==> run X: inputs <==
==> flow/design.v <==
module AMBA_APB(
  input logic pclk,
  input logic prst_n,
  input logic [4:0] paddr,
  input logic pselx,
  input logic penable,
  input logic pwrite,
  input logic [31:0] pwdata,
  output logic pready,
  output logic [31:0] prdata
);
  reg [31:0] mem[31:0];
  typedef enum {
    IDLE    = 0,
    SETUP   = 1,
    ACCESS  = 2,
    XXX     = 3
  } state_e;
  state_e state, next;
  always_ff @(posedge pclk or negedge prst_n)
    if (!prst_n)  state <= IDLE;
    else          state <= next;
  always_comb begin
    next = XXX;
    case (state)
      IDLE: begin
        if (pselx & !penable) next = SETUP;
        else                  next = IDLE;
      end
      SETUP: begin
        if (penable & pselx)  next = ACCESS;
      end
      ACCESS: begin
        if (pready)           next = IDLE;
        else                  next = ACCESS;
      end
      default: begin
        next = IDLE;
      end
    endcase
  end
  always_ff @(posedge pclk or negedge prst_n) begin
    if (!prst_n) begin
      pready <= 0;
      prdata <= 0;
    end
    else begin
      if (next == ACCESS) begin
        if (pwrite) begin
          mem[paddr] <= pwrite ? pwdata : mem[paddr];
        end
        else begin
          prdata     <= mem[paddr];
        end
        pready       <= 1;
      end
      else begin
        pready       <= 0;
      end
    end
  end
endmodule
==> flow/run.sh <==
#!/bin/bash
# the make line also repeats each setting of config.mk as NAME=value (left out here)
make -C /OpenROAD-flow-scripts/flow DESIGN_CONFIG=/design/flow/config.mk WORK_HOME=/design/flow/orfs CLKGATE_MAP_FILE= finish
==> flow/config.mk <==
export PLATFORM = sky130hd
export DESIGN_NAME = AMBA_APB
export DESIGN_NICKNAME = AMBA_APB
export VERILOG_FILES = /design/flow/design.v
export SDC_FILE = /design/flow/constraint.sdc
export NUM_CORES = 4
export LEC_CHECK = 0
export CAP_MARGIN = 20
export CORE_MARGIN = 2
export CORE_UTILIZATION = 40
export HOLD_SLACK_MARGIN = 0.02
export SETUP_SLACK_MARGIN = 0.17
export SLEW_MARGIN = 20
==> flow/constraint.sdc <==
create_clock -name core_clock -period 5.0 [get_ports {pclk}]
set_input_delay 1.0000 -clock core_clock [delete_from_list [all_inputs] [get_ports {pclk}]]
set_output_delay 1.0000 -clock core_clock [all_outputs]
set_load 0.01 [all_outputs]
==> run H (differences from run X) <==
ABC_AREA = 1   (was default)
CAP_MARGIN = 0   (was 20)
CORE_UTILIZATION = 72   (was 40)
CTS_CLUSTER_DIAMETER = 172   (was default)
CTS_CLUSTER_SIZE = 10   (was default)
HOLD_SLACK_MARGIN = default   (was 0.02)
PLACE_DENSITY = 0.6   (was default)
SETUP_SLACK_MARGIN = 0.52   (was 0.17)
==> flow/constraint.sdc (replaced) <==
create_clock -name core_clock -period 2.23 [get_ports {pclk}]
set_input_delay 0.4460 -clock core_clock [delete_from_list [all_inputs] [get_ports {pclk}]]
set_output_delay 0.4460 -clock core_clock [all_outputs]
set_load 0.01 [all_outputs]
==> run P (differences from run X) <==
HOLD_SLACK_MARGIN = default   (was 0.02)
PLACE_DENSITY = 0.6   (was default)
SETUP_SLACK_MARGIN = default   (was 0.17)
==> flow/constraint.sdc (replaced) <==
create_clock -name core_clock -period 3.51 [get_ports {pclk}]
set_input_delay 0.7020 -clock core_clock [delete_from_list [all_inputs] [get_ports {pclk}]]
set_output_delay 0.7020 -clock core_clock [all_outputs]
set_load 0.01 [all_outputs]
==> results <==
| item | run H | run X | run P |
|---|---|---|---|
| Status | finished with violations | complete, no violations | complete, no violations |
| Layout check failures | setup timing | - | - |
| Wire length per cell after detailed routing | 31.1 um | 35.6 um | 34.1 um |
| Maximum single-stage delay on the critical path | 0.40 ns | 0.88 ns | 0.50 ns |
| Cell repeated most along the worst path | nor2_4 | buf_4 | - |
| Non-Clock Buffer Count | 512 | 228 | 308 |
| Number of library cell types mapped by synthesis | 22 | 70 | 70 |
| First-pass GRT wire length | 200000 um | 190000 um | 186000 um |
| Internal power of the cells | 33.0 mW | 14.6 mW | 21.5 mW |
| Area fraction in compound gates after synthesis | 0.0352% | 9.82% | 9.82% |
| Clock net power | 17.3 mW | 7.52 mW | 11.5 mW |
| Required time at the worst-slack endpoint | 2.63 ns | 5.29 ns | 4.05 ns |
| Worst hold-check slack | 0.0979 ns | 0.447 ns | 0.255 ns |
| Data arrival time of the critical path | 2.71 ns | 3.72 ns | 3.34 ns |
| Static power due to leakage | 20.5 nW | 15.1 nW | 15.8 nW |
| RSZ-0062 raised after global routing | yes | no | no |
| Startpoint of the most critical hold path | pselx | state[3]$_DFF_PN0_ | - |
| Fraction of area in registers | 60.1% | 68.9% | 66.6% |
| Comb area | 10400 um^2 | 7530 um^2 | 7580 um^2 |
| Initial DRC count | 6530 | 3850 | 3782 |
Power figures rest on the tool's default switching activity, not on a simulated workload.
